$ cat design.v
`timescale 1ns/1ns
module dma_ahb_fifo_sync_small
     #(parameter FDW =32,   
                 FAW =4,   
                 FULN=4)   
(
       input   wire           rst  
     , input   wire           clr  
     , input   wire           clk
     , output  wire           wr_rdy
     , input   wire           wr_vld
     , input   wire [FDW-1:0] wr_din
     , input   wire           rd_rdy
     , output  wire           rd_vld
     , output  wire [FDW-1:0] rd_dout
     , output  wire           full
     , output  wire           empty
     , output  wire           fullN   
     , output  wire           emptyN  
     , output  reg  [FAW:0]   rd_cnt  
     , output  wire [FAW:0]   wr_cnt  
);
   localparam FDT = 1<<FAW;
   reg  [FAW:0]   fifo_head;  
   reg  [FAW:0]   fifo_tail;  
   reg  [FAW:0]   next_tail;
   reg  [FAW:0]   next_head;
   wire [FAW-1:0] read_addr = (rd_vld&rd_rdy) ? next_head[FAW-1:0]
                                              : fifo_head[FAW-1:0];
   always @(posedge clk or posedge rst) begin
      if (rst) begin
          fifo_tail <= 0;
          next_tail <= 1;
      end else if (clr) begin
          fifo_tail <= 0;
          next_tail <= 1;
      end else begin
          if (!full && wr_vld) begin
              fifo_tail <= next_tail;
              next_tail <= next_tail + 1;
          end 
      end
   end
   always @(posedge clk or posedge rst) begin
      if (rst) begin
          fifo_head <= 0;
          next_head <= 1;
      end else if (clr) begin
          fifo_head <= 0;
          next_head <= 1;
      end else begin
          if (!empty && rd_rdy) begin
              fifo_head <= next_head;
              next_head <= next_head + 1;
          end
      end
   end
   assign  wr_cnt = FDT-rd_cnt;
   always @(posedge clk or posedge rst) begin
      if (rst) begin
         rd_cnt <= 0;
      end else if (clr) begin
         rd_cnt <= 0;
      end else begin
         if (wr_vld&&!full&&(!rd_rdy||(rd_rdy&&empty))) begin
             rd_cnt <= rd_cnt + 1;
         end else
         if (rd_rdy&&!empty&&(!wr_vld||(wr_vld&&full))) begin
             rd_cnt <= rd_cnt - 1;
         end
      end
   end
   assign rd_vld = ~empty;
   assign wr_rdy = ~full;
   assign empty  = (fifo_head == fifo_tail);
   assign full   = (rd_cnt>=FDT);
   assign fullN  = (rd_cnt>=(FDT-FULN));
   assign emptyN = (rd_cnt<=FULN);
   reg [FDW-1:0] Mem [0:FDT-1];
   assign rd_dout  = Mem[fifo_head[FAW-1:0]];
   always @(posedge clk) begin
       if (!full && wr_vld) begin
           Mem[fifo_tail[FAW-1:0]] <= wr_din;
       end
   end
endmodule
`timescale 1ns/1ns
module dma_ahb_csr #(parameter T_ADDR_WID=8)
(
       input   wire                   RESET_N
     , input   wire                   CLK
     , input   wire [T_ADDR_WID-1:0]  T_ADDR
     , input   wire                   T_WREN
     , input   wire                   T_RDEN
     , input   wire [31:0]            T_WDATA
     , output  reg  [31:0]            T_RDATA
     , output  wire                   IRQ
     , output  wire            DMA_EN
     , output  wire            DMA_GO
     , input   wire            DMA_BUSY
     , input   wire            DMA_DONE
     , output  wire  [31:0]    DMA_SRC
     , output  wire  [31:0]    DMA_DST
     , output  wire  [15:0]    DMA_BNUM  
     , output  wire  [ 4:0]    DMA_BURST  
);
   localparam CSRA_NAME0   = 8'h00,
              CSRA_NAME1   = 8'h04,
              CSRA_NAME2   = 8'h08,
              CSRA_NAME3   = 8'h0C,
              CSRA_COMP0   = 8'h10,
              CSRA_COMP1   = 8'h14,
              CSRA_COMP2   = 8'h18,
              CSRA_COMP3   = 8'h1C,
              CSRA_VERSION = 8'h20,
              CSRA_CONTROL = 8'h30,
              CSRA_NUM     = 8'h40,
              CSRA_SOURCE  = 8'h44,
              CSRA_DEST    = 8'h48;
   wire [31:0] csr_name0   = "DMA "; 
   wire [31:0] csr_name1   = "AHB "; 
   wire [31:0] csr_name2   = "    "; 
   wire [31:0] csr_name3   = "    "; 
   wire [31:0] csr_comp0   = "DYNA"; 
   wire [31:0] csr_comp1   = "LITH"; 
   wire [31:0] csr_comp2   = "    "; 
   wire [31:0] csr_comp3   = "    "; 
   wire [31:0] csr_version = 32'h20140429;
   reg         csr_ctl_en;  
   reg         csr_ctl_ip;  
   reg         csr_ctl_ie;  
   reg         csr_num_go;  
   reg  [ 4:0] csr_num_burst;  
   reg  [15:0] csr_num_byte;  
   reg  [31:0] csr_source;  
   reg  [31:0] csr_dest;  
   always @ (posedge CLK or negedge RESET_N) begin
   if (RESET_N==1'b0) begin
       T_RDATA <= 'h0;
   end else begin
      if (T_RDEN) begin
         case (T_ADDR) 
           CSRA_NAME0   : T_RDATA <= csr_name0  ;
           CSRA_NAME1   : T_RDATA <= csr_name1  ;
           CSRA_NAME2   : T_RDATA <= csr_name2  ;
           CSRA_NAME3   : T_RDATA <= csr_name3  ;
           CSRA_COMP0   : T_RDATA <= csr_comp0  ;
           CSRA_COMP1   : T_RDATA <= csr_comp1  ;
           CSRA_COMP2   : T_RDATA <= csr_comp2  ;
           CSRA_COMP3   : T_RDATA <= csr_comp3  ;
           CSRA_VERSION : T_RDATA <= csr_version;
           CSRA_CONTROL : T_RDATA <= {csr_ctl_en  
                                     ,29'h0       
                                     ,csr_ctl_ip  
                                     ,csr_ctl_ie  
                                     };
           CSRA_NUM     : T_RDATA <= {csr_num_go     
                                     ,DMA_BUSY       
                                     ,DMA_DONE       
                                     ,8'h0          
                                     ,csr_num_burst  
                                     ,csr_num_byte   
                                     };
           CSRA_SOURCE  : T_RDATA <= csr_source;
           CSRA_DEST    : T_RDATA <= csr_dest;
           default: begin
                    T_RDATA <=32'h0;
           end
         endcase
      end else T_RDATA <= 'h0;
   end  
   end  
   always @ (posedge CLK or negedge RESET_N) begin
   if (RESET_N==1'b0) begin
       csr_ctl_en    <= 1'b0;
       csr_num_burst <= 1'b1;
       csr_num_byte  <= 16'h0;
       csr_source    <= 32'h0;
       csr_dest      <= 32'h0;
   end else begin
      if (T_WREN) begin
         case (T_ADDR) 
           CSRA_CONTROL : csr_ctl_en  
                          <= T_WDATA[31];
           CSRA_NUM     : begin
                          csr_num_burst  
                          <= (T_WDATA[20:16]<4) ? 1
                           : (T_WDATA[20:16]<8) ? 4
                           : (T_WDATA[20:16]<16) ? 8
                           : 16;
                          csr_num_byte   
                          <= T_WDATA[15:0];
                          end
           CSRA_SOURCE  : csr_source <= T_WDATA;
           CSRA_DEST    : csr_dest <= T_WDATA;
         endcase
      end
   end  
   end  
   always @ (posedge CLK or negedge RESET_N) begin
   if (RESET_N==1'b0) begin
       csr_num_go <= 1'b0;  
   end else begin
       if (T_WREN&&(T_ADDR==CSRA_NUM)) begin
           csr_num_go  <= csr_ctl_en & T_WDATA[31];
       end else begin
           if (DMA_DONE) csr_num_go <= 1'b0;
       end
   end  
   end  
   always @ (posedge CLK or negedge RESET_N) begin
   if (RESET_N==1'b0) begin
       csr_ctl_ie <= 1'b0;  
       csr_ctl_ip <= 1'b0;  
   end else begin
       if (T_WREN&&(T_ADDR==CSRA_CONTROL)) begin
           csr_ctl_ie            <= T_WDATA[0];
           csr_ctl_ip            <= (T_WDATA[1]==1'b1) ? 1'b0 : csr_ctl_ip;
       end else begin
           if (csr_ctl_ie & DMA_GO & DMA_DONE)
               csr_ctl_ip <= 1'b1;
       end
   end  
   end  
   assign IRQ = csr_ctl_ip;
   assign DMA_EN = csr_ctl_en;
   assign DMA_GO = csr_ctl_en & csr_num_go;
   assign DMA_SRC = csr_source;
   assign DMA_DST = csr_dest;
   assign DMA_BNUM = csr_num_byte;
   assign DMA_BURST = csr_num_burst;
endmodule
`timescale  1ns/1ns
module dma_ahb_csr_ahb
(
       input   wire          HRESETn 
     , input   wire          HCLK
     , input   wire          HSEL
     , input   wire  [31:0]  HADDR
     , input   wire  [ 1:0]  HTRANS
     , input   wire          HWRITE
     , input   wire  [ 2:0]  HSIZE
     , input   wire  [ 2:0]  HBURST
     , input   wire  [31:0]  HWDATA
     , output  reg   [31:0]  HRDATA
     , output  wire  [ 1:0]  HRESP
     , input   wire          HREADYin
     , output  reg           HREADYout
     , output  wire          IRQ
     , output  wire          DMA_EN
     , output  wire          DMA_GO
     , input   wire          DMA_BUSY
     , input   wire          DMA_DONE
     , output  wire  [31:0]  DMA_SRC
     , output  wire  [31:0]  DMA_DST
     , output  wire  [15:0]  DMA_BNUM  
     , output  wire  [ 4:0]  DMA_BURST  
);
   assign HRESP = 2'b00;  
   localparam T_ADDR_WID = 8;
   reg  [T_ADDR_WID-1:0] T_ADDR;
   reg                   T_WREN;
   reg                   T_RDEN;
   reg  [31:0]           T_WDATA;  
   wire [31:0]           T_RDATA;  
   reg  [ 2:0]           T_SIZE;
   reg [2:0] state;
   localparam STH_IDLE   = 3'h0,
              STH_WRITE0 = 3'h1,
              STH_WRITE1 = 3'h2,
              STH_READ0  = 3'h3, 
              STH_READ1  = 3'h4;
   always @ (posedge HCLK or negedge HRESETn) begin
       if (HRESETn==0) begin
           HRDATA    <=  ~'h0;
           HREADYout <=  1'b1;
           T_ADDR    <=   'h0;
           T_WREN    <=  1'b0;
           T_RDEN    <=  1'b0;
           T_WDATA   <=  ~'h0;
           T_SIZE    <=  3'h0;
           state     <= STH_IDLE;
       end else begin  
           case (state)
           STH_IDLE: begin
                T_RDEN    <= 1'b0;
                T_WREN    <= 1'b0;
                if (HSEL && HREADYin) begin
                   case (HTRANS)
                   2'b00, 2'b01: begin  
                          HREADYout <= 1'b1;
                          T_RDEN    <= 1'b0;
                          T_WREN    <= 1'b0;
                          state     <= STH_IDLE;
                    end  
                   2'b10, 2'b11: begin  
                          HREADYout <= 1'b0;
                          T_ADDR    <= HADDR[T_ADDR_WID-1:0];
                          T_SIZE    <= HSIZE;
                          if (HWRITE) begin  
                              state  <= STH_WRITE0;
                          end else begin  
                              T_RDEN <= 1'b1;  
                              state  <= STH_READ0;
                          end
                    end  
                   endcase  
                end else begin 
                    T_WREN    <= 1'b0;
                    T_RDEN    <= 1'b0;
                    HREADYout <= 1'b1;
                end
                end  
           STH_WRITE0: begin
                     T_WREN    <= 1'b1;
                     T_WDATA   <= HWDATA;
                     HREADYout <= 1'b1;
                     state     <= STH_WRITE1;
                end  
           STH_WRITE1: begin
                     T_WREN    <= 1'b0;
                     T_WDATA   <= 32'b0;
                     HREADYout <= 1'b1;
                     state     <= STH_IDLE;
                end  
           STH_READ0: begin
                    T_RDEN    <= 1'b0;
                    state     <= STH_READ1;
                end  
           STH_READ1: begin
                    HREADYout <= 1'b1;
                    HRDATA    <= T_RDATA;
                    state     <= STH_IDLE;
                end  
           endcase  
       end  
   end  
   dma_ahb_csr #(.T_ADDR_WID(T_ADDR_WID))
   u_csr (
       .RESET_N   (HRESETn)
     , .CLK       (HCLK   )
     , .T_ADDR    (T_ADDR )
     , .T_WREN    (T_WREN )
     , .T_RDEN    (T_RDEN )
     , .T_WDATA   (T_WDATA)
     , .T_RDATA   (T_RDATA)
     , .IRQ       (IRQ    )
     , .DMA_EN    (DMA_EN   )
     , .DMA_GO    (DMA_GO   )
     , .DMA_BUSY  (DMA_BUSY )
     , .DMA_DONE  (DMA_DONE )
     , .DMA_SRC   (DMA_SRC  )
     , .DMA_DST   (DMA_DST  )
     , .DMA_BNUM  (DMA_BNUM ) 
     , .DMA_BURST (DMA_BURST) 
   );
endmodule
`timescale 1ns/1ns
module dma_ahb_master
(
       input   wire            HRESETn
     , input   wire            HCLK
     , output  reg             HBUSREQ
     , input   wire            HGRANT
     , output  reg   [31:0]    HADDR
     , output  reg   [ 1:0]    HTRANS
     , output  reg             HWRITE
     , output  reg   [ 2:0]    HSIZE
     , output  reg   [ 2:0]    HBURST
     , output  wire  [ 3:0]    HPROT
     , output  reg   [31:0]    HWDATA
     , input   wire  [31:0]    HRDATA
     , input   wire  [ 1:0]    HRESP
     , input   wire            HREADY
     , input   wire            DMA_EN
     , input   wire            DMA_GO
     , output  reg             DMA_BUSY
     , output  reg             DMA_DONE
     , input   wire  [31:0]    DMA_SRC
     , input   wire  [31:0]    DMA_DST
     , input   wire  [15:0]    DMA_BNUM  
     , input   wire  [ 4:0]    DMA_BURST  
);
   assign HPROT  = 4'b0011;
   reg [31:0] dma_rd_addr;
   reg [15:0] dma_rd_bnum;
   reg [ 4:0] dma_rd_burst;
   reg [31:0] dma_rd_data;
   reg [31:0] dma_wr_addr;
   reg [15:0] dma_wr_bnum;
   reg [ 4:0] dma_wr_burst;
   reg [31:0] dma_wr_data;
   reg        dma_wr_data_vld;
   reg [ 6:0] bnum;  
   reg         fifo_wr_vld;
   wire        fifo_wr_rdy;
   reg  [31:0] fifo_wr_dat;
   wire        fifo_rd_vld;
   reg         fifo_rd_rdy;
   wire [31:0] fifo_rd_dat;
   wire        fifo_empty ;
   wire        fifo_full  ;
   localparam ST_READY    = 'h0
            , ST_START    = 'h1
            , ST_RD_ARB_S = 'h2
            , ST_RD_S0    = 'h3
            , ST_RD_S1    = 'h4
            , ST_WR_ARB_S = 'h5
            , ST_WR_S0    = 'h6
            , ST_WR_S1    = 'h7
            , ST_RD_ARB_B = 'h8
            , ST_RD_B0    = 'h9
            , ST_RD_B1    = 'hA
            , ST_RD_B2    = 'hB
            , ST_WR_ARB_B = 'hC
            , ST_WR_B0    = 'hD
            , ST_CHECK    = 'hE
            , ST_DONE     = 'hF;
   reg [3:0] state;
   always @ (posedge HCLK or negedge HRESETn) begin
   if (HRESETn==1'b0) begin
       HBUSREQ         <=  1'b0;
       HADDR           <=~32'h0;
       HTRANS          <=  2'b0;
       HSIZE           <=  3'b0;
       HBURST          <=  3'b0;
       HWRITE          <=  1'b0;
       HWDATA          <=~32'h0;
       DMA_BUSY        <=  1'b0;
       DMA_DONE        <=  1'b0;
       dma_rd_addr     <=~32'h0;
       dma_rd_bnum     <= 16'h0;  
       dma_rd_burst    <=  5'h0;
       dma_rd_data     <=~32'h0;
       dma_wr_addr     <=~32'h0;
       dma_wr_bnum     <= 16'h0;  
       dma_wr_burst    <=  5'h0;
       dma_wr_data     <=~32'h0;
       dma_wr_data_vld <= 1'b0;
       bnum            <=  6'h0;  
       fifo_wr_vld     <=  1'b0;
       fifo_wr_dat     <= 32'h0;
       fifo_rd_rdy     <=  1'b0;
       state           <= ST_READY;
   end else if (DMA_EN==1'b0) begin
       HBUSREQ         <=  1'b0;
       HADDR           <=~32'h0;
       HTRANS          <=  2'b0;
       HSIZE           <=  3'b0;
       HBURST          <=  3'b0;
       HWRITE          <=  1'b0;
       HWDATA          <=~32'h0;
       DMA_BUSY        <=  1'b0;
       DMA_DONE        <=  1'b0;
       dma_rd_addr     <=~32'h0;
       dma_rd_bnum     <= 16'h0;  
       dma_rd_burst    <=  5'h0;
       dma_rd_data     <=~32'h0;
       dma_wr_addr     <=~32'h0;
       dma_wr_bnum     <= 16'h0;  
       dma_wr_burst    <=  5'h0;
       dma_wr_data     <=~32'h0;
       dma_wr_data_vld <= 1'b0;
       bnum            <=  6'h0;  
       fifo_wr_vld     <=  1'b0;
       fifo_wr_dat     <= 32'h0;
       fifo_rd_rdy     <=  1'b0;
       state           <= ST_READY;
   end else begin
   case (state)
   ST_READY: begin
      if ((DMA_GO==1'b1)&&(DMA_BNUM>0)&&(DMA_BURST>0)) begin
          DMA_BUSY     <= 1'b1;
          DMA_DONE     <= 1'b0;
          dma_rd_addr  <= DMA_SRC;
          dma_rd_bnum  <= DMA_BNUM;
          dma_rd_burst <=  5'h0;
          dma_wr_addr  <= DMA_DST;
          dma_wr_bnum  <= DMA_BNUM;
          dma_wr_burst <=  5'h0;
          bnum         <=  6'h0;
          HBUSREQ      <=  1'b1;  
          state        <= ST_START;
      end
      end  
   ST_START: begin
      HBUSREQ <= 1'b1;
      if ( (DMA_BURST==5'h1)||          
           (dma_rd_addr[1:0]!=2'b00)||  
           (dma_rd_bnum<4)||            
           (dma_rd_bnum<(DMA_BURST<<2))) begin
           bnum  <= (dma_rd_addr[1:0]!=2'b00) ? 1
                  : (dma_rd_bnum<4) ? 1
                  : 4;
           state <= ST_RD_ARB_S;
      end else begin
           bnum  <= 4;
           state <= ST_RD_ARB_B;
      end
      end  
   ST_RD_ARB_S: begin
      if (HGRANT&HREADY) begin
          HBUSREQ <= 1'b0;
          HADDR   <= dma_rd_addr;
          HSIZE   <= (bnum==1'b1) ? 3'b000 : 3'b010;  
          HTRANS  <= 2'b10;   
          HBURST  <= 3'b000;  
          state   <= ST_RD_S0;
      end
      end  
   ST_RD_S0: begin
      if (HREADY==1'b1) begin
          HTRANS  <= 2'b00;  
          state   <= ST_RD_S1;
      end
      end  
   ST_RD_S1: begin
      if (HREADY==1'b1) begin
          dma_rd_addr   <= dma_rd_addr + bnum;
          dma_rd_bnum   <= dma_rd_bnum - bnum;
          dma_rd_data   <= HRDATA;
          HBUSREQ       <= 1'b1;
          state         <= ST_WR_ARB_S;
      end
      end  
   ST_WR_ARB_S: begin
      if (HGRANT&HREADY) begin
          HBUSREQ  <= 1'b0;
          HADDR    <= dma_wr_addr;
          HWRITE   <= 1'b1;
          HSIZE   <= (bnum==1'b1) ? 3'b000 : 3'b010;  
          HTRANS   <= 2'b10;  
          HBURST   <= 3'b000;  
          state    <= ST_WR_S0;
      end
      end  
   ST_WR_S0: begin
      if (HREADY==1'b1) begin
          HTRANS      <= 2'b00;  
          HWRITE      <= 1'b0;
          HWDATA      <= dma_rd_data;
          dma_wr_addr <= dma_wr_addr + bnum;
          dma_wr_bnum <= dma_wr_bnum - bnum;
          state       <= ST_WR_S1;
      end
      end  
   ST_WR_S1: begin
      if (HREADY==1'b1) begin
          state       <= ST_CHECK;
      end
      end  
   ST_RD_ARB_B: begin
      if (HGRANT&HREADY) begin
          HADDR   <= dma_rd_addr;
          HSIZE   <= 3'b010;  
          HTRANS  <= 2'b10;   
          case (DMA_BURST)
           4: HBURST <= 3'b011;  
           8: HBURST <= 3'b101;  
          16: HBURST <= 3'b111;  
          default: HBURST <= 3'b001;  
          endcase
          dma_rd_addr  <= dma_rd_addr + bnum;
          dma_rd_burst <= dma_rd_burst + 1;
          state        <= ST_RD_B0;
      end
      end  
   ST_RD_B0: begin
      if (HREADY==1'b1) begin
          if (dma_rd_burst<DMA_BURST) begin
              HADDR        <= dma_rd_addr;
              HTRANS       <= 2'b11;   
              dma_rd_addr  <= dma_rd_addr + bnum;
              dma_rd_burst <= dma_rd_burst + 1;
          end else begin
              HBUSREQ     <= 1'b0;
              HTRANS      <= 2'b00;   
          end
          state <= ST_RD_B1;
      end
      end  
   ST_RD_B1: begin
      if (HREADY==1'b1) begin
          dma_rd_bnum <= dma_rd_bnum - bnum;
          fifo_wr_vld <= 1'b1;
          fifo_wr_dat <= HRDATA;
          if (dma_rd_burst<DMA_BURST) begin
              HADDR        <= dma_rd_addr;
              HTRANS       <= 2'b11;   
              dma_rd_addr  <= dma_rd_addr + bnum;
              dma_rd_burst <= dma_rd_burst + 1;
          end else begin
              HTRANS      <= 2'b00;   
          end
          if (dma_rd_burst==(DMA_BURST-2)) begin
              HBUSREQ     <= 1'b0;
          end
          if (dma_rd_burst==DMA_BURST) begin
              state   <= ST_RD_B2;
          end
      end else begin
          fifo_wr_vld <= 1'b0;
      end
      end  
   ST_RD_B2: begin
      if (HREADY==1'b1) begin
          dma_rd_bnum <= dma_rd_bnum - bnum;
          fifo_wr_vld <= 1'b1;
          fifo_wr_dat <= HRDATA;
          HBUSREQ <= 1'b1;
          state   <= ST_WR_ARB_B;
      end else begin
          fifo_wr_vld <= 1'b0;
      end
      end  
   ST_WR_ARB_B: begin
      fifo_wr_vld <= 1'b0;
      if (HGRANT&HREADY) begin
          HADDR   <= dma_wr_addr;
          HWRITE  <= 1'b1;
          HSIZE   <= 3'b010;  
          HTRANS  <= 2'b10;   
          case (DMA_BURST)
           4: HBURST <= 3'b011;  
           8: HBURST <= 3'b101;  
          16: HBURST <= 3'b111;  
          default: HBURST <= 3'b001;  
          endcase
          dma_wr_addr  <= dma_wr_addr + bnum;
          dma_wr_burst <= dma_wr_burst + 1;
          fifo_rd_rdy  <= 1'b1;
          state        <= ST_WR_B0;
      end
      end  
   ST_WR_B0: begin
      if (HREADY==1'b1) begin
          HWDATA          <= (dma_wr_data_vld) ? dma_wr_data : fifo_rd_dat;
          dma_wr_data_vld <= 1'b0;
          fifo_rd_rdy     <= 1'b1;
          dma_wr_bnum     <= dma_wr_bnum - bnum;
          if (dma_wr_burst<DMA_BURST) begin
              HADDR        <= dma_wr_addr;
              HTRANS       <= 2'b11;   
              dma_wr_addr  <= dma_wr_addr + bnum;
              dma_wr_burst <= dma_wr_burst + 1;
          end else begin
              HWRITE  <= 1'b0;
              HTRANS  <= 2'b00;   
          end
          if (dma_wr_burst==(DMA_BURST-2)) begin
              HBUSREQ <= 1'b0;
          end 
          if (dma_wr_burst==DMA_BURST) begin
              fifo_rd_rdy <= 1'b0;
              state       <= ST_CHECK;
          end
      end else begin
          fifo_rd_rdy     <= 1'b0;
          dma_wr_data_vld <= 1'b1;
          dma_wr_data     <= (dma_wr_data_vld) ? dma_wr_data : fifo_rd_dat;
      end
      end  
   ST_CHECK: begin
      fifo_rd_rdy <= 1'b0;
      if (HREADY==1'b0) begin
      end else if (dma_rd_bnum>0) begin
         HBUSREQ      <= 1'b1;
         dma_rd_burst <= 5'h0;
         dma_wr_burst <= 5'h0;
         state        <= ST_START;
      end else begin
         DMA_BUSY <= 1'b0;
         DMA_DONE <= 1'b1;
         state    <= ST_DONE;
      end
      end  
   ST_DONE: begin
      if (DMA_GO==1'b0) begin
         DMA_DONE <= 1'b0;
         state    <= ST_READY;
      end
      end  
   endcase
   end  
   end  
   dma_ahb_fifo_sync_small
   u_fifo (
       .rst     (~HRESETn   ) 
     , .clr     (1'b0       ) 
     , .clk     (HCLK       )
     , .wr_rdy  (fifo_wr_rdy)
     , .wr_vld  (fifo_wr_vld)
     , .wr_din  (fifo_wr_dat)
     , .rd_rdy  (fifo_rd_rdy)
     , .rd_vld  (fifo_rd_vld)
     , .rd_dout (fifo_rd_dat)
     , .full    (fifo_full  )
     , .empty   (fifo_empty )
     , .fullN   () 
     , .emptyN  () 
     , .rd_cnt  () 
     , .wr_cnt  () 
   );
endmodule
`timescale 1ns/1ns
module dma_ahb_simple
(
       input   wire          HRESETn
     , input   wire          HCLK
     , input   wire          S_HSEL
     , input   wire  [31:0]  S_HADDR
     , input   wire  [ 1:0]  S_HTRANS
     , input   wire          S_HWRITE
     , input   wire  [ 2:0]  S_HSIZE
     , input   wire  [ 2:0]  S_HBURST
     , input   wire  [31:0]  S_HWDATA
     , output  wire  [31:0]  S_HRDATA
     , output  wire  [ 1:0]  S_HRESP
     , input   wire          S_HREADYin
     , output  wire          S_HREADYout
     , output  wire          IRQ
     , output  wire          M_HBUSREQ
     , input   wire          M_HGRANT
     , output  wire  [31:0]  M_HADDR
     , output  wire  [ 1:0]  M_HTRANS
     , output  wire          M_HWRITE
     , output  wire  [ 2:0]  M_HSIZE
     , output  wire  [ 2:0]  M_HBURST
     , output  wire  [ 3:0]  M_HPROT
     , output  wire  [31:0]  M_HWDATA
     , input   wire  [31:0]  M_HRDATA
     , input   wire  [ 1:0]  M_HRESP
     , input   wire          M_HREADY
);
   wire            DMA_EN   ;  
   wire            DMA_GO   ;
   wire            DMA_BUSY ;
   wire            DMA_DONE ;
   wire  [31:0]    DMA_SRC  ;  
   wire  [31:0]    DMA_DST  ;  
   wire  [15:0]    DMA_BNUM ;  
   wire  [ 4:0]    DMA_BURST;  
   dma_ahb_csr_ahb
   u_csr (
       .HRESETn   (HRESETn    )
     , .HCLK      (HCLK       )
     , .HSEL      (S_HSEL     )
     , .HADDR     (S_HADDR    )
     , .HTRANS    (S_HTRANS   )
     , .HWRITE    (S_HWRITE   )
     , .HSIZE     (S_HSIZE    )
     , .HBURST    (S_HBURST   )
     , .HWDATA    (S_HWDATA   )
     , .HRDATA    (S_HRDATA   )
     , .HRESP     (S_HRESP    )
     , .HREADYin  (S_HREADYin )
     , .HREADYout (S_HREADYout)
     , .IRQ       (IRQ        )
     , .DMA_EN    (DMA_EN     )
     , .DMA_GO    (DMA_GO     )
     , .DMA_BUSY  (DMA_BUSY   )
     , .DMA_DONE  (DMA_DONE   )
     , .DMA_SRC   (DMA_SRC    )
     , .DMA_DST   (DMA_DST    )
     , .DMA_BNUM  (DMA_BNUM   )
     , .DMA_BURST (DMA_BURST  )
   );
   dma_ahb_master
   u_master (
       .HRESETn   (HRESETn    )
     , .HCLK      (HCLK       )
     , .HBUSREQ   (M_HBUSREQ  )
     , .HGRANT    (M_HGRANT   )
     , .HADDR     (M_HADDR    )
     , .HTRANS    (M_HTRANS   )
     , .HWRITE    (M_HWRITE   )
     , .HSIZE     (M_HSIZE    )
     , .HBURST    (M_HBURST   )
     , .HPROT     (M_HPROT    )
     , .HWDATA    (M_HWDATA   )
     , .HRDATA    (M_HRDATA   )
     , .HRESP     (M_HRESP    )
     , .HREADY    (M_HREADY   )
     , .DMA_EN    (DMA_EN     )
     , .DMA_GO    (DMA_GO     )
     , .DMA_BUSY  (DMA_BUSY   )
     , .DMA_DONE  (DMA_DONE   )
     , .DMA_SRC   (DMA_SRC    )
     , .DMA_DST   (DMA_DST    )
     , .DMA_BNUM  (DMA_BNUM   )
     , .DMA_BURST (DMA_BURST  )
   );
endmodule
$ cat run.sh
#!/bin/bash
# the make line also repeats each setting of config.mk as NAME=value (left out here)
make -C /OpenROAD-flow-scripts/flow DESIGN_CONFIG=/design/flow/config.mk WORK_HOME=/design/flow/orfs CLKGATE_MAP_FILE= finish
$ cat config.mk
export PLATFORM = sky130hd
export DESIGN_NAME = dma_ahb_simple
export DESIGN_NICKNAME = dma_ahb_simple
export VERILOG_FILES = /design/flow/design.v
export SDC_FILE = /design/flow/constraint.sdc
export NUM_CORES = 4
export LEC_CHECK = 0
export CAP_MARGIN = 10
export CORE_MARGIN = 2
export CORE_UTILIZATION = 70
export CTS_CLUSTER_DIAMETER = 373
export CTS_CLUSTER_SIZE = 34
export HOLD_SLACK_MARGIN = -0.06
export SETUP_SLACK_MARGIN = 0.56
export SLEW_MARGIN = 20
$ cat constraint.sdc
create_clock -name core_clock -period 1.88 [get_ports {HCLK}]
set_input_delay 0.3760 -clock core_clock [delete_from_list [all_inputs] [get_ports {HCLK}]]
set_output_delay 0.3760 -clock core_clock [all_outputs]
set_load 0.01 [all_outputs]
==> results.ini, run 1 <==
[run_status]
outcome=did not finish
failing_step=global routing
error_line=[ERROR GRT-0232] Routing congestion too high. Check the congestion heatmap in the GUI.

[placement]
gp_congestion=0.995
dpl-instance-area_um2=51100
post-dp-hpwl_um=93600
io_buffers=185
dp.cells=4488

[global_route]
grt.total_usage=0.768
overflow=9

[yosys]
top_cell=edfxtp_1
ys_sh_xor=0.00564
netlist_area_um2=43500
top_logic_kind=multiplexers
yosysUniqueCellTypes=85
postSynth.asyncResetShare=0.497
synthDominantCellAreaShare=0.353
common_cells=512 x edfxtp_1, 262 x dfstp_2, 244 x dfrtp_1
synth-main-ff-cell=edfxtp_1
adder_share=0.00909
yosys.area_share.aoi=0.108
yosysTopAreaCell=edfxtp_1
mux_share=0.125
yosys_area_um2=43500
avgSynthCellArea_um2=13.8
yosys.stat.seqShare=0.652
synth_cells=3161
ys.flops=1018
yosys_cells=3161
area_leaders=edfxtp_1 35%, dfstp_2 16%, dfrtp_1 14%
synth-edff-count=512
yosys.area_share.simple=0.0764
yosysWarnings=4

[clock_network]
cts_num_sinks=1018
clock_tree.root_cell=clkbuf_16
numCtsBuffers=35
clockBufferDepth=3
htreeDepth=2

[die]
die_w_um=253
io_pins=227
die_area_um2=64200
die_y_um=253
initCoreUtil=0.706
fp.coreArea_um2=61600
rows=91

-- per-layer routing --
metal,global-route usage,overflow
met1,0.772,0
met2,0.917,1
met3,0.623,0
met4,0.780,8
met5,0.299,0
-- stage by stage --
| stage | util | hold WS, ns | setup slack, ns | TNS, ns | total power, mW |
|---|---|---|---|---|---|
| 3_3_place_gp | 0.829 | 0.360 | -0.563 | -106.61 | 24.2 |
| 3_5_place_dp | 0.829 | 0.365 | -0.790 | -127.24 | 24.2 |
| 2_1_floorplan | - | 0.0804 | -0.686 | -94.52 | 23.7 |
| 4_1_cts | 0.895 | 0.303 | -0.637 | -138.75 | 34.2 |
-- repair_timing --
action                                 in CTS
setup buffers                              75
setup endpoints to repair                1057
gates resized                             406
cloned                                     21
hold buffers                                1
pin swaps                                  89
endpoints found under the hold margin      13
==> run 2: changes to the inputs <==
- ABC_AREA: unset -> 1
- CAP_MARGIN: 10 -> 20
- CORE_UTILIZATION: 70 -> 71
- CTS_CLUSTER_DIAMETER: 373 -> unset
- CTS_CLUSTER_SIZE: 34 -> unset
- HOLD_SLACK_MARGIN: -0.06 -> unset
- PLACE_DENSITY: unset -> 0.77
- SETUP_SLACK_MARGIN: 0.56 -> unset
- clock period: 1.88 -> 2.75 ns (I/O delays scaled with it)
==> run 2 against run 1 <==
Compared with the run above:
- now clean on timing, DRC and antenna
- area after synthesis is 8.8% higher
- synthesized cell count increased by 70%
- die size grew 7.2%
==> results.ini, run 2 <==
[run_status]
outcome=complete, no violations

[pwr]
comb-power_mw=1.08
cellPowerDensity_nw_per_um2=581
seqPwrFrac=0.519
p_leak_nw=25.7
switching_share=0.221
power_mw=31.4
pg_seq_mw=16.3
p_clk_frac=0.447
p_switching_mw=6.93
pwr-share-comb=0.034
power_leader=sequential cells
p_int_mw=24.5
max-vdd-ir-drop_mv=0.713
p_clk_mw=14.0

[final_layout]
syn_to_final_growth_pct=14.1
logic_area_um2=15300
utilization=0.820
nets=5667
fillers=3886
regArea_um2=28400

[critical_path]
crit_family=simple AND/OR/NAND/NOR gates
cp.arrival_ns=3.15
crit_top_cell=nand2_1
path_class=flip-flop to flip-flop
path_cells=buf_4 -> buf_12 -> nand2_1 -> nand2_1 -> nand2_1 -> nand3_1 -> nand2_1 -> nand2_1 -> nand3_1 -> nand2_1 -> nand2_1 -> a21oi_1
path_depth=12
startpoint=u_master.u_fifo.fifo_head[0]$_DFFE_PN0P_
crit_end=u_master.HWDATA[20]$_DFFE_PN1P_
crit_slowest_cell=buf_12
critPathBufInv=2
worst_setup_path_start_kind=flip-flop
critPathMaxFanout=168
r2r_end=u_master.HWDATA[20]$_DFFE_PN1P_
reg2reg_from=u_master.u_fifo.fifo_head[0]$_DFFE_PN0P_
required_ns=3.35
rrSetupSlack_ns=0.20
reg2reg_depth=12
slowest_delay_ns=0.51
critical_path.endpoint_type=flip-flop

[worst_hold_path]
hold_depth=0
min_from=u_csr.state[4]$_DFF_PN0_
hold_class=flip-flop to flip-flop
min_to=u_csr.state[1]$_DFF_PN0_

[final_timing]
finalMaxSlewViolations=0
final_hold_viol_count=0
tightest_slew_ns=1.03
clock.fmax_mhz=392
timing.final.ws_setup_ns=0.197
setup_viol=0
rsz0062_at_grt=false
slew_headroom=0.311
period_used_share=0.928
period_needed_ns=2.55
finalSetupTns_ns=0
clock_skew_ns=0.0243

[routing]
avgViaCountPerCell=6.07
dr.pass1.iters=8
post_drt_wl_per_cell_um=21.5
detail-route-antenna-nets=0
drt_wl_total_um=139000
drcViolationCount=0
drtIter0Drc=5514
vias=39300

[die]
fp.coreArea_um2=65900  ; +6.9%
die_w_um=262  ; +3.5%
io_pins=227  ; unchanged
rows=94  ; +3.3%
initCoreUtil=0.719  ; +0.0125
die_y_um=262  ; +3.5%
die_area_um2=68800  ; +7.2%

[yosys]
yosysUniqueCellTypes=52  ; -39%
yosys.stat.seqShare=0.599  ; -0.0528
synth_cells=5375  ; +70%
postSynth.asyncResetShare=0.497  ; unchanged
ys_sh_xor=0.00721  ; +0.00158
area_leaders=edfxtp_1 32%, dfstp_2 15%, nand2_1 14%
synthDominantCellAreaShare=0.325  ; -0.0286
ys.flops=1018  ; unchanged
yosysTopAreaCell=edfxtp_1
top_logic_kind=simple AND/OR/NAND/NOR gates
yosys.area_share.simple=0.229  ; +0.153
synth-edff-count=512  ; unchanged
adder_share=0.00835  ; -0.000736
common_cells=1778 x nand2_1, 687 x inv_1, 531 x nand3_1
yosysWarnings=4  ; unchanged
netlist_area_um2=47400  ; +8.8%
yosys.area_share.aoi=0.0748  ; -0.0332
mux_share=0.000713  ; -0.124
yosys_cells=5375  ; +70%
avgSynthCellArea_um2=8.81  ; -36%
top_cell=nand2_1
synth-main-ff-cell=edfxtp_1
yosys_area_um2=47400  ; +8.8%

[run]
warnings=70
maxCapViolCount=0

[placement]
dp_slack_ns=0.132  ; +0.922 ns
gp_congestion=0.957  ; -3.8%
post-dp-hpwl_um=86000  ; -8.2%
io_buffers=185  ; unchanged

[clock_network]
clock_tree.root_cell=clkbuf_16
clockBufferDepth=3  ; unchanged
clk_latency_ns=0.68
cts_setup_buffers=0  ; -100%
cts_num_sinks=1018  ; unchanged
cts_tree=yes
htreeDepth=3  ; +1
numCtsBuffers=99  ; +180%
path_clk_slew_ns=0.07

[global_route]
grt_pass1_wl_um=215000
grt_max_degree=169
antenna_found_initial=6
overflow=0
grt_pass1_vias=38500
grt.total_usage=0.401

==> run 2: repair_timing <==
item | 4_1_cts | 5_1_grt
hold endpoints to repair | 40 | 0
setup endpoints to repair | 0 | 1
hold buffers | 1 | 0
resized | 0 | 2
==> run 2: cell type report <==
type	instances	area share
flip-flops and latches	1018	0.525
multi-input cells	3392	0.284
repair buffers	300	0.0590
clock buffers	135	0.0512
inverters	712	0.0496
well taps	864	0.0200
clock inverters	51	0.0109
diodes	3	0.000139
==> run 2: per-layer routing <==
layer  vias up  routed length, µm  global-route usage
li1      17600                  -                   -
met1     18400              48700               0.502
met2      2643              66300               0.653
met3       598              15300              0.0821
met4        10               8880               0.238
met5         -                 65                   0
==> run 2: through the flow <==
step / cell area [µm²] / hold WS, ns / instances
finish: 54000 / 0.371 / 6475
global route: 54000 / 0.384 / 6472
floorplan: 47400 / 0.254 / 5381
detailed placement: 50700 / 0.356 / 6285
global placement: 50700 / 0.359 / 6285
CTS: 54000 / 0.370 / 6472
==> run 3: changes to the inputs <==
- CAP_MARGIN: 20 -> 40
- CELL_PAD_IN_SITES_GLOBAL_PLACEMENT: unset -> 2
- CORE_ASPECT_RATIO: unset -> 1.2
- CORE_MARGIN: 2 -> 6
- CORE_UTILIZATION: 71 -> 48
- CTS_CLUSTER_SIZE: unset -> 23
- GPL_ROUTABILITY_DRIVEN: unset -> 1
- GPL_TIMING_DRIVEN: unset -> 1
- HOLD_SLACK_MARGIN: unset -> 0.23
- MAX_ROUTING_LAYER: unset -> met4
- PLACE_DENSITY: 0.77 -> unset
- PLACE_DENSITY_LB_ADDON: unset -> 0.0
- SLEW_MARGIN: 20 -> 5
- clock period: 2.75 -> 3.21 ns (I/O delays scaled with it)
==> run 3 against run 2 <==
Compared with the run above:
- fmax decreased by 9.3%
- cell count increased by 6.6%
- flip-flop count unchanged
- count of clock-buffer cells in the layout increased by 4
==> results.ini, run 3 <==
[global_route]
grt_max_degree=159  ; -5.9%
grt.total_usage=0.278  ; -0.123
grt_pass1_vias=35800  ; -7.0%
grt_pass1_wl_um=222000  ; +3.4%
overflow=0  ; unchanged
antenna_found_initial=0  ; -6

[final_timing]
setup_viol=0  ; unchanged
slew_headroom=0.423  ; +0.112
tightest_slew_ns=0.866  ; -0.168 ns
period_used_share=0.877  ; -0.0515
finalMaxSlewViolations=0  ; unchanged
final_hold_viol_count=0  ; unchanged
period_needed_ns=2.82  ; +0.262 ns
rsz0062_at_grt=false
clock.fmax_mhz=355  ; -9.3%
clock_skew_ns=0.0222  ; -0.00217 ns
timing.final.ws_setup_ns=0.395  ; +0.198 ns
finalSetupTns_ns=0  ; unchanged

[critical_path]
required_ns=3.76  ; +0.41 ns
crit_family=simple AND/OR/NAND/NOR gates
crit_end=u_master.u_fifo.rd_cnt[4]$_DFFE_PN0P_
startpoint=u_master.u_fifo.fifo_head[0]$_DFFE_PN0P_
slowest_delay_ns=0.53  ; +0.02 ns
path_cells=xor2_1 -> nor3_1 -> nand3_1 -> nand2_1 -> ha_1 -> inv_1 -> ha_1 -> nand2_1 -> nor2_1 -> a211oi_1 -> nand2_1 -> nand2_1 -> nor2_1 -> xor2_1
critical_path.endpoint_type=flip-flop
cp.arrival_ns=3.36  ; +0.21 ns
worst_setup_path_start_kind=flip-flop
path_class=flip-flop to flip-flop
r2r_end=u_master.u_fifo.rd_cnt[4]$_DFFE_PN0P_
reg2reg_from=u_master.u_fifo.fifo_head[0]$_DFFE_PN0P_
reg2reg_depth=14  ; +2
crit_slowest_cell=dfrtp_4
crit_top_cell=nand2_1
critPathBufInv=1  ; -1
path_depth=14  ; +2
critPathMaxFanout=11  ; -93%
rrSetupSlack_ns=0.39  ; +0.20 ns

[placement]
post-dp-hpwl_um=96200  ; +12%
dp_slack_ns=0.286  ; +0.154 ns
dpl-instance-area_um2=51200  ; +1.1%
gp_congestion=0.912  ; -4.7%
io_buffers=185  ; unchanged

[yosys]
adder_share=0.00835  ; unchanged
ys_sh_xor=0.00721  ; unchanged
synthDominantCellAreaShare=0.325  ; unchanged
synth_cells=5375  ; unchanged
yosysTopAreaCell=edfxtp_1
synth-main-ff-cell=edfxtp_1
synth-edff-count=512  ; unchanged
yosys.area_share.simple=0.229  ; unchanged
yosysUniqueCellTypes=52  ; unchanged
yosys.stat.seqShare=0.599  ; unchanged
yosysWarnings=4  ; unchanged
avgSynthCellArea_um2=8.81  ; unchanged
postSynth.asyncResetShare=0.497  ; unchanged
top_cell=nand2_1
netlist_area_um2=47400  ; unchanged
top_logic_kind=simple AND/OR/NAND/NOR gates
mux_share=0.000713  ; unchanged
yosys_area_um2=47400  ; unchanged
yosys_cells=5375  ; unchanged
common_cells=1778 x nand2_1, 687 x inv_1, 531 x nand3_1
ys.flops=1018  ; unchanged
area_leaders=edfxtp_1 32%, dfstp_2 15%, nand2_1 14%
yosys.area_share.aoi=0.0748  ; unchanged

[worst_hold_path]
hold_class=flip-flop to flip-flop
min_from=u_csr.state[4]$_DFF_PN0_
min_to=u_csr.state[1]$_DFF_PN0_
hold_depth=0  ; unchanged

[routing]
detail-route-antenna-nets=0  ; unchanged
post_drt_wl_per_cell_um=21.3  ; -1.1%
vias=36500  ; -7.0%
dr.pass1.iters=6  ; -2
avgViaCountPerCell=5.30  ; -13%
drt_wl_total_um=147000  ; +5.4%
drtIter0Drc=3042  ; -45%
drcViolationCount=0  ; unchanged
num_antenna_cells=0  ; -3

[pwr]
p_leak_nw=25.9  ; +0.73%
comb-power_mw=0.942  ; -10%
cellPowerDensity_nw_per_um2=503  ; -13%
pwr-share-comb=0.034  ; about the same
max-vdd-ir-drop_mv=0.396  ; -44%
p_clk_mw=12.7  ; -9%
p_clk_frac=0.460  ; +0.013
pg_seq_mw=14.0  ; -14%
p_switching_mw=6.05  ; -13%
p_int_mw=21.6  ; -12%
seqPwrFrac=0.506  ; -0.013
switching_share=0.219  ; -0.00164
power_leader=sequential cells

[die]
initCoreUtil=0.487  ; -0.232
fp.coreArea_um2=97300  ; +48%
die_w_um=299  ; +14%
die_area_um2=106000  ; +55%
rows=125  ; +33%
io_pins=227  ; unchanged
die_y_um=356  ; +36%

[clock_network]
cts_resized=0  ; unchanged
clk_latency_ns=0.69  ; about the same
cts_num_sinks=1018  ; unchanged
clock_tree.root_cell=clkbuf_16
clockBufferDepth=3  ; unchanged
hold_buffers=1  ; unchanged
cts_tree=yes
cts_setup_buffers=0  ; unchanged
htreeDepth=3  ; unchanged
numCtsBuffers=104  ; +5.1%
path_clk_slew_ns=0.06  ; about the same

[run]
warnings=68  ; -2.9%
maxCapViolCount=0  ; unchanged

[final_layout]
nets=5687  ; +0.35%
syn_to_final_growth_pct=15.8
finalInstanceArea_um2=54800  ; +1.5%

[run_status]
outcome=complete, no violations

==> run 3: layout make-up <==
cell class / count / area [µm²]
inverters: 712 / 2680
repair buffers: 315 / 3250
well taps: 1270 / 1590
flip-flops and latches: 1018 / 28400
multi-input cells: 3392 / 15400
fillers: 8766 / 42500
clock buffers: 139 / 2920
clock inverters: 54 / 661
==> run 3: routing by layer <==
layer | GRT usage | vias up | part of all wire
met4 | 0.104 | 0 | 0.042
met2 | 0.476 | 1082 | 0.50
met1 | 0.343 | 17500 | 0.41
li1 | - | 17700 | -
met3 | 0.0336 | 284 | 0.050
met5 | - | - | 0
==> run 3: stage by stage <==
stage	utilization	std cells	hold WS, ns	total power, mW
after floorplan	-	5381	0.346	14.6
after global placement	0.525	6700	0.353	15.1
after detailed placement	0.527	6706	0.366	15.2
after CTS	0.564	6900	0.380	27.8
after global routing	0.564	6900	0.389	28.4
final	0.564	6900	0.379	27.6
==> run 4: changes to the inputs <==
- ABC_AREA: 1 -> unset
- CAP_MARGIN: 40 -> 25
- CELL_PAD_IN_SITES_GLOBAL_PLACEMENT: 2 -> unset
- CORE_ASPECT_RATIO: 1.2 -> unset
- CORE_MARGIN: 6 -> 2
- CORE_UTILIZATION: 48 -> 15
- CTS_CLUSTER_SIZE: 23 -> unset
- GPL_TIMING_DRIVEN: 1 -> 0
- HOLD_SLACK_MARGIN: 0.23 -> unset
- MAX_ROUTING_LAYER: met4 -> unset
- MIN_ROUTING_LAYER: unset -> met2
- PLACE_DENSITY_LB_ADDON: 0.0 -> 0.1
- SETUP_SLACK_MARGIN: unset -> -0.4
- SLEW_MARGIN: 5 -> 20
- clock period: 3.21 -> 5.67 ns (I/O delays scaled with it)
==> run 4 against run 3 <==
Compared with the run above:
- still clean on timing, DRC and antenna
- sequential power fell by 45%
- via count rose by 8.3%
- total power fell by 40%
- area after synthesis fell by 8.1%
- count of clock-buffer cells in the layout rose by 63
- non-clock buffer count rose by 171
- synthesized cell count fell by 41%
- sequential share of layout area fell by 1.0 points
- flip-flop count did not move
- first-iteration DRC count rose by 57%
- die size rose to 2.8 times the previous value
- largest power group is now clock
==> results.ini, run 4 <==
[run_status]
outcome=complete, no violations

[yosys]
synth_cells=3161  ; -41%
netlist_area_um2=43500  ; -8.1%
synth-main-ff-cell=edfxtp_1
avgSynthCellArea_um2=13.8  ; +56%
yosys_cells=3161  ; -41%
ys.flops=1018  ; unchanged
yosysTopAreaCell=edfxtp_1
yosys_area_um2=43500  ; -8.1%
adder_share=0.00909  ; +0.000736
yosys.stat.seqShare=0.652  ; +0.0528
synthDominantCellAreaShare=0.353  ; +0.0286
mux_share=0.125  ; +0.124
ys_sh_xor=0.00564  ; -0.00158
postSynth.asyncResetShare=0.497  ; unchanged
area_leaders=edfxtp_1 35%, dfstp_2 16%, dfrtp_1 14%
yosysUniqueCellTypes=85  ; +63%
top_logic_kind=multiplexers
yosys.area_share.aoi=0.108  ; +0.0332
yosys.area_share.simple=0.0764  ; -0.153
synth-edff-count=512  ; unchanged
yosysWarnings=4  ; unchanged
common_cells=512 x edfxtp_1, 262 x dfstp_2, 244 x dfrtp_1
top_cell=edfxtp_1

[critical_path]
critical_path.endpoint_type=flip-flop
path_class=flip-flop to flip-flop
startpoint=u_csr.u_csr.csr_num_burst[4]$_DFFE_PN0P_
path_depth=11  ; -3
crit_family=buffers and inverters
rrSetupSlack_ns=0.24  ; -0.15 ns
required_ns=6.33  ; +2.57 ns
crit_end=u_master.dma_wr_addr[7]$_DFFE_PN1P_
critPathBufInv=4  ; +3
critPathMaxFanout=10  ; -1
cp.arrival_ns=6.09  ; +2.73 ns
crit_slowest_cell=nor2_1
r2r_end=u_master.dma_wr_addr[7]$_DFFE_PN1P_
reg2reg_depth=11  ; -3
reg2reg_from=u_csr.u_csr.csr_num_burst[4]$_DFFE_PN0P_
crit_top_cell=clkbuf_1
worst_setup_path_start_kind=flip-flop
path_cells=clkbuf_1 -> inv_1 -> ha_1 -> and3_1 -> a221oi_1 -> buf_2 -> o32a_1 -> nand2_1 -> nor2_1 -> clkbuf_1 -> a21oi_1
slowest_delay_ns=0.78  ; +0.25 ns

[global_route]
grt_pass1_vias=46500  ; +30%
grt.total_usage=0.194  ; -0.0846
overflow=0  ; unchanged
grt_max_degree=83  ; -48%
antenna_found_initial=0  ; unchanged
grt_pass1_wl_um=264000  ; +19%

[pwr]
p_leak_nw=17.8  ; -31%
max-vdd-ir-drop_mv=0.205  ; -48%
power_mw=16.7  ; -40%
comb-power_mw=0.200
cellPowerDensity_nw_per_um2=298  ; -41%
power_leader=clock
switching_share=0.231  ; +0.0123
pg_seq_mw=7.72  ; -45%
p_clk_mw=8.73  ; -31%
pwr-share-comb=0.012  ; -0.022
seqPwrFrac=0.464  ; -0.042
p_switching_mw=3.85  ; -36%
p_clk_frac=0.524  ; +0.064
p_int_mw=12.8  ; -41%

[clock_network]
cts_resized=0  ; unchanged
hold_buffers=0  ; -1
path_clk_slew_ns=0.06  ; about the same
numCtsBuffers=143  ; +38%
htreeDepth=4  ; +1
cts_setup_buffers=0  ; unchanged
clk_latency_ns=0.84  ; +0.15 ns
cts_tree=yes
clock_tree.root_cell=clkbuf_16
cts_num_sinks=1018  ; unchanged
clockBufferDepth=4  ; +1

[final_timing]
slew_headroom=0.245  ; -0.178
setup_viol=0  ; unchanged
period_needed_ns=5.43  ; +2.61 ns
clock_skew_ns=0.0709  ; +0.0487 ns
clock.fmax_mhz=184  ; -48%
final_hold_viol_count=0  ; unchanged
whs_ns=0.378  ; -0.00153 ns
finalSetupTns_ns=0  ; unchanged
timing.final.ws_setup_ns=0.243  ; -0.152 ns
rsz0062_at_grt=false
finalMaxSlewViolations=0  ; unchanged
period_used_share=0.957  ; +0.0801
tightest_slew_ns=1.13  ; +0.267 ns

[routing]
dr.pass1.iters=8  ; +2
drcViolationCount=0  ; unchanged
drt_wl_total_um=192000  ; +31%
detail-route-antenna-nets=0  ; unchanged
drtIter0Drc=4780  ; +57%
post_drt_wl_per_cell_um=25.7  ; +21%
avgViaCountPerCell=5.29  ; about the same
vias=39600  ; +8.3%

[placement]
post-dp-hpwl_um=137000  ; +42%
dp_slack_ns=0.652  ; +0.366 ns
io_buffers=184  ; -0.54%
gp_congestion=0.851  ; -6.7%

[worst_hold_path]
hold_depth=0  ; unchanged
min_to=u_csr.state[2]$_DFF_PN0_
min_from=u_csr.state[3]$_DFF_PN0_
hold_class=flip-flop to flip-flop

[run]
warnings=62  ; -8.8%
maxCapViolCount=0  ; unchanged

[die]
initCoreUtil=0.151  ; -0.336
rows=197  ; +58%
die_area_um2=294000  ; +180%
die_w_um=543  ; +82%
die_y_um=543  ; +52%
io_pins=227  ; unchanged
fp.coreArea_um2=288000  ; +200%

[final_layout]
utilization=0.194  ; -0.370
nets=3722  ; -35%
syn_to_final_growth_pct=28.5

[run 4: layer usage]
metal,global-route usage,up-vias,part of all wire
met5,0.0301,-,0.0057
met4,0.0288,25,0.045
met1,-,13600,0
met2,0.226,12400,0.51
li1,-,12800,-
met3,0.272,727,0.44
[run 4: through the flow]
stage / std cells / cell area, µm²
4_1_cts: 7456 / 55800
6_report: 7478 / 55900
2_1_floorplan: 3167 / 43500
3_3_place_gp: 7132 / 50100
3_5_place_dp: 7206 / 51500
5_1_grt: 7464 / 55900
[run 4: final cells by class]
class / instances / area [µm²]
fill: 31200 / 232000
sequential: 1018 / 28400
multi-input combinational: 1899 / 14300
tap: 3781 / 4730
clock buffer: 202 / 3980
timing repair buffer: 266 / 3120
buffer: 220 / 960
clock inverter: 48 / 333
inverter: 30 / 113
antenna: 14 / 35.0
==> run 5: changes to the inputs <==
- CAP_MARGIN: 25 -> 20
- CORE_UTILIZATION: 15 -> 70
- CTS_CLUSTER_SIZE: unset -> 15
- GPL_ROUTABILITY_DRIVEN: 1 -> unset
- GPL_TIMING_DRIVEN: 0 -> unset
- MIN_ROUTING_LAYER: met2 -> unset
- PLACE_DENSITY_LB_ADDON: 0.1 -> unset
- SETUP_SLACK_MARGIN: -0.4 -> 0.82
- clock period: 5.67 -> 3.02 ns (I/O delays scaled with it)
==> run 5 against run 4 <==
Compared with the run above:
- area after synthesis unchanged
- worst hold slack improved by 0.0062 ns
- die size fell by 78%
- count of clock-buffer cells in the layout decreased by 57
- routed wire length decreased by 9.3%
- largest cell class unchanged
- first-iteration DRC count increased by 52%
- highest routed layer unchanged
- critical path depth is the same
==> results.ini, run 5 <==
[yosys]
top_logic_kind=multiplexers
yosys.stat.seqShare=0.652  ; unchanged
postSynth.asyncResetShare=0.497  ; unchanged
synth_cells=3161  ; unchanged
yosys_area_um2=43500  ; unchanged
area_leaders=edfxtp_1 35%, dfstp_2 16%, dfrtp_1 14%
common_cells=512 x edfxtp_1, 262 x dfstp_2, 244 x dfrtp_1
yosys_cells=3161  ; unchanged
yosysTopAreaCell=edfxtp_1
yosys.area_share.aoi=0.108  ; unchanged
synth-main-ff-cell=edfxtp_1
yosysWarnings=4  ; unchanged
synth-edff-count=512  ; unchanged
top_cell=edfxtp_1
adder_share=0.00909  ; unchanged
avgSynthCellArea_um2=13.8  ; unchanged
synthDominantCellAreaShare=0.353  ; unchanged
yosysUniqueCellTypes=85  ; unchanged
yosys.area_share.simple=0.0764  ; unchanged
ys.flops=1018  ; unchanged
netlist_area_um2=43500  ; unchanged
mux_share=0.125  ; unchanged
ys_sh_xor=0.00564  ; unchanged

[die]
initCoreUtil=0.706  ; +0.556
die_w_um=253  ; -53%
io_pins=227  ; unchanged
die_area_um2=64200  ; -78%
die_y_um=253  ; -53%
rows=91  ; -54%
fp.coreArea_um2=61600  ; -79%

[critical_path]
path_cells=buf_6 -> buf_6 -> buf_12 -> buf_12 -> buf_4 -> mux4_2 -> mux2i_2 -> o211ai_1 -> buf_4 -> mux2i_4 -> o21ai_2
startpoint=u_master.u_fifo.fifo_head[0]$_DFFE_PN0P_
path_class=flip-flop to flip-flop
worst_setup_path_start_kind=flip-flop
crit_family=multiplexers
r2r_end=u_master.HWDATA[30]$_DFFE_PN1P_
critPathBufInv=6  ; +2
cp.arrival_ns=3.61  ; -2.48 ns
critPathMaxFanout=5  ; -5
crit_end=u_master.HWDATA[30]$_DFFE_PN1P_
crit_slowest_cell=mux2i_2
reg2reg_depth=11  ; unchanged
path_depth=11  ; unchanged
rrSetupSlack_ns=0.04  ; -0.20 ns
required_ns=3.65  ; -2.68 ns
critical_path.endpoint_type=flip-flop
reg2reg_from=u_master.u_fifo.fifo_head[0]$_DFFE_PN0P_
slowest_delay_ns=0.56  ; -0.22 ns

[routing]
drtIter0Drc=7259  ; +52%
drt_wl_total_um=174000  ; -9.3%
highest_layer=met5
post_drt_wl_per_cell_um=38.9  ; +51%
avgViaCountPerCell=8.06  ; +52%
routed-wl-met2_um=76000  ; -22%
m1WireLength_um=51100  ; +51100 µm
drcViolationCount=0  ; unchanged
vias=36100  ; -8.7%
detail-route-antenna-nets=0  ; unchanged
dr.pass1.iters=15  ; +7
wl_met3_um=26200  ; -69%

[global_route]
antenna_found_initial=13  ; +13
overflow=0  ; unchanged
grt_pass1_wl_um=215000  ; -19%
grt.total_usage=0.462  ; +0.269
grt_max_degree=82  ; -1.2%
grt_pass1_vias=32800  ; -29%

[clock_network]
cts_tree=yes
path_clk_slew_ns=0.08  ; +0.02 ns
clk_latency_ns=0.74  ; -0.10 ns
htreeDepth=3  ; -1
cts_num_sinks=1018  ; unchanged
numCtsBuffers=98  ; -31%
clockBufferDepth=3  ; -1
clock_tree.root_cell=clkbuf_16

[final_timing]
period_needed_ns=2.98  ; -2.45 ns
rsz0062_at_grt=true
finalMaxSlewViolations=0  ; unchanged
final_hold_viol_count=0  ; unchanged
finalSetupTns_ns=0  ; unchanged
period_used_share=0.986  ; +0.0291
tightest_slew_ns=1.08  ; -0.0491 ns
slew_headroom=0.278  ; +0.0327
setup_viol=0  ; unchanged
clock.fmax_mhz=336  ; +82%
timing.final.ws_setup_ns=0.0415  ; -0.202 ns
clock_skew_ns=0.0827  ; +0.0119 ns

[worst_hold_path]
min_from=u_csr.state[4]$_DFF_PN0_
hold_class=flip-flop to flip-flop
min_to=u_csr.state[1]$_DFF_PN0_
hold_depth=0  ; unchanged

[pwr]
pg_seq_mw=14.5  ; +88%
p_int_mw=21.9  ; +71%
p_clk_mw=13.4  ; +53%
p_switching_mw=6.38  ; +66%
power_leader=sequential cells
max-vdd-ir-drop_mv=0.725  ; +250%
comb-power_mw=0.327  ; +63%
switching_share=0.226  ; -0.00553
seqPwrFrac=0.513  ; +0.049
p_clk_frac=0.476  ; -0.048
pwr-share-comb=0.012  ; about the same
cellPowerDensity_nw_per_um2=510  ; +71%
p_leak_nw=18.8  ; +5.7%

[final_layout]
nets=3695  ; -0.73%
syn_to_final_growth_pct=27.4

[placement]
dp_slack_ns=0.0704  ; -0.581 ns
gp_congestion=0.941  ; +10%
post-dp-hpwl_um=74600  ; -45%
io_buffers=185  ; +0.54%

[run]
warnings=68  ; +9.7%
maxCapViolCount=0  ; unchanged

[run_status]
outcome=complete, no violations

[run 5: through the flow]
stage | power (mW) | cell area (µm²) | std cells | utilization | hold slack, ns
2_1_floorplan | 14.8 | 44000 | 3167 | - | 0.308
3_3_place_gp | 15.1 | 47400 | 4100 | 0.769 | 0.362
3_5_place_dp | 15.1 | 47400 | 4100 | 0.769 | 0.364
4_1_cts | 27.6 | 53200 | 4396 | 0.863 | 0.386
5_1_grt | 28.5 | 55400 | 4476 | 0.900 | 0.399
6_report | 28.2 | 55400 | 4483 | 0.900 | 0.384
[run 5: layout make-up]
class                      instances  area [µm²]
fill                            2093        6160
timing repair buffer             503        5760
antenna                            9        22.5
sequential                      1018       28400
multi-input combinational       1900       16700
tap                              837        1050
inverter                          30         124
clock inverter                    41         497
clock buffer                     145        2900
[run 5: timing repair]
action | CTS | global route
pin swaps | 68 | 99
setup endpoints to repair | 518 | 530
buffers inserted | 91 | 68
hold endpoints to repair | 2 | 0
resized | 415 | 322
hold buffers | 1 | 0
gates cloned | 18 | 10
[run 5: layer usage]
metal	vias to the layer above	global-route usage
li1	12900	-
met1	17100	0.561
met2	4517	0.735
met3	1631	0.104
met4	6	0.339
met5	-	0
==> run 6: changes to the inputs <==
- CORE_UTILIZATION: 70 -> 23
- CTS_CLUSTER_SIZE: 15 -> unset
- SETUP_SLACK_MARGIN: 0.82 -> unset
- clock period: 3.02 -> 6.61 ns (I/O delays scaled with it)
==> run 6 against run 5 <==
Compared with the run above:
- still clean on timing, DRC and antenna
- critical path depth down 4
- count of clock-buffer cells in the layout down 2
- flip-flop count unchanged
- largest power group unchanged
==> results.ini, run 6 <==
[routing]
dr.pass1.iters=5  ; -10
detail-route-antenna-nets=0  ; unchanged
post_drt_wl_per_cell_um=21.5  ; -45%
vias=27900  ; -23%
drcViolationCount=0  ; unchanged
avgViaCountPerCell=4.75  ; -41%
drt_wl_total_um=126000  ; -28%
num_antenna_cells=0  ; -9
drtIter0Drc=2790  ; -62%

[global_route]
met3_usage=0.0197  ; -0.0844
grt_pass1_wl_um=185000  ; -14%
grt_use_met1=0.169  ; -0.392
grtUsageMet2=0.214  ; -0.521
busiest_layer=met2
grt_max_degree=129  ; +57%
antenna_found_initial=9  ; -4
grt.total_usage=0.127  ; -0.335
grt_pass1_vias=27200  ; -17%
overflow=0  ; unchanged

[pwr]
pwr-share-comb=0.011  ; about the same
p_clk_mw=5.80  ; -57%
pg_seq_mw=6.62  ; -54%
p_switching_mw=2.60  ; -59%
p_int_mw=9.95  ; -54%
switching_share=0.207  ; -0.0184
comb-power_mw=0.139
cellPowerDensity_nw_per_um2=243  ; -52%
power_leader=sequential cells
seqPwrFrac=0.527  ; +0.014
p_leak_nw=16.5  ; -12%
p_clk_frac=0.462  ; -0.014
power_mw=12.6  ; -56%
max-vdd-ir-drop_mv=0.203  ; -72%

[final_timing]
rsz0062_at_grt=false
period_used_share=0.579  ; -0.407
slew_headroom=0.223  ; -0.0548
final_hold_viol_count=0  ; unchanged
clock.fmax_mhz=261
finalMaxSlewViolations=0  ; unchanged
tightest_slew_ns=1.17  ; +0.0822 ns
setup_viol=0  ; unchanged
timing.final.ws_setup_ns=2.78  ; +2.74 ns
finalSetupTns_ns=0  ; unchanged
clock_skew_ns=0.0429  ; -0.0399 ns
period_needed_ns=3.83

[yosys]
synth-edff-count=512  ; unchanged
common_cells=512 x edfxtp_1, 262 x dfstp_2, 244 x dfrtp_1
yosys_area_um2=43500  ; unchanged
synthDominantCellAreaShare=0.353  ; unchanged
synth-main-ff-cell=edfxtp_1
yosys.stat.seqShare=0.652  ; unchanged
adder_share=0.00909  ; unchanged
top_cell=edfxtp_1
area_leaders=edfxtp_1 35%, dfstp_2 16%, dfrtp_1 14%
ys.flops=1018  ; unchanged
yosysUniqueCellTypes=85  ; unchanged
netlist_area_um2=43500  ; unchanged
yosysWarnings=4  ; unchanged
ys_sh_xor=0.00564  ; unchanged
yosysTopAreaCell=edfxtp_1
yosys_cells=3161  ; unchanged
synth_cells=3161  ; unchanged
postSynth.asyncResetShare=0.497  ; unchanged
yosys.area_share.simple=0.0764  ; unchanged
top_logic_kind=multiplexers
mux_share=0.125  ; unchanged
avgSynthCellArea_um2=13.8  ; unchanged
yosys.area_share.aoi=0.108  ; unchanged

[critical_path]
reg2reg_from=u_csr.u_csr.csr_num_burst[2]$_DFFE_PN0P_
path_class=input port to flip-flop
reg2reg_depth=8  ; -3
critPathMaxFanout=19  ; +14
crit_slowest_cell=clkdlybuf4s50_1
crit_top_cell=o21ai_0
slowest_delay_ns=1.01  ; +0.45 ns
crit_family=buffers and inverters
critical_path.endpoint_type=flip-flop
rrSetupSlack_ns=2.90  ; +2.86 ns
r2r_end=u_master.dma_rd_addr[3]$_DFFE_PN1P_
worst_setup_path_start_kind=input port
crit_end=u_master.dma_rd_addr[3]$_DFFE_PN1P_
path_depth=7  ; -4
required_ns=7.21  ; +3.56 ns
startpoint=M_HREADY
path_cells=clkdlybuf4s50_1 -> clkinv_1 -> o21ai_0 -> o211ai_1 -> nor2_1 -> o21ai_0 -> a32oi_1
critPathBufInv=2  ; -4
cp.arrival_ns=4.43  ; +0.82 ns

[placement]
dp_slack_ns=2.20  ; +2.13 ns
gp_congestion=0.858  ; -8.8%
io_buffers=185  ; unchanged
dp.cells=5690  ; +39%
post-dp-hpwl_um=79400  ; +6.4%

[clock_network]
cts_resized=0  ; -100%
clock_tree.root_cell=clkbuf_16
numCtsBuffers=96  ; -2.0%
cts_num_sinks=1018  ; unchanged
hold_buffers=0  ; -1
htreeDepth=3  ; unchanged
clockBufferDepth=3  ; unchanged
cts_tree=yes
cts_setup_buffers=0  ; -100%
clk_latency_ns=0.73  ; about the same
path_clk_slew_ns=0.06  ; -0.02 ns

[die]
fp.coreArea_um2=188000  ; +200%
die_y_um=439  ; +73%
initCoreUtil=0.232  ; -0.475
die_w_um=439  ; +73%
io_pins=227  ; unchanged
die_area_um2=193000  ; +200%
rows=159  ; +75%

[worst_hold_path]
min_from=u_csr.state[4]$_DFF_PN0_
hold_depth=0  ; unchanged
hold_class=flip-flop to flip-flop
min_to=u_csr.state[1]$_DFF_PN0_

[final_layout]
nets=3438  ; -7.0%
utilization=0.275  ; -0.625
syn_to_final_growth_pct=18.7
final_cells=5872  ; +31%

[run]
warnings=68  ; unchanged
maxCapViolCount=0  ; unchanged

[run_status]
outcome=complete, no violations

run 6: metrics by stage:
step                area, µm²  hold slack, ns
floorplan               43500           0.352
global placement        48300           0.370
detailed placement      48300           0.371
CTS                     51600           0.389
global route            51700           0.397
finish                  51700           0.387
run 6: per-layer routing:
| metal | wire (µm) | up-vias |
|---|---|---|
| li1 | - | 12400 |
| met1 | 53700 | 14300 |
| met2 | 61700 | 991 |
| met3 | 7200 | 202 |
| met4 | 3530 | 0 |
| met5 | 0 | - |
run 6: layout make-up:
type | count | area [µm²]
sequential | 1018 | 28400
clock inverter | 38 | 526
inverter | 30 | 114
timing repair buffer | 249 | 2370
multi-input combinational | 1899 | 14300
fill | 19100 | 136000
tap | 2495 | 3120
clock buffer | 143 | 2800
Power figures rest on the tool's default switching activity, not on a simulated workload.
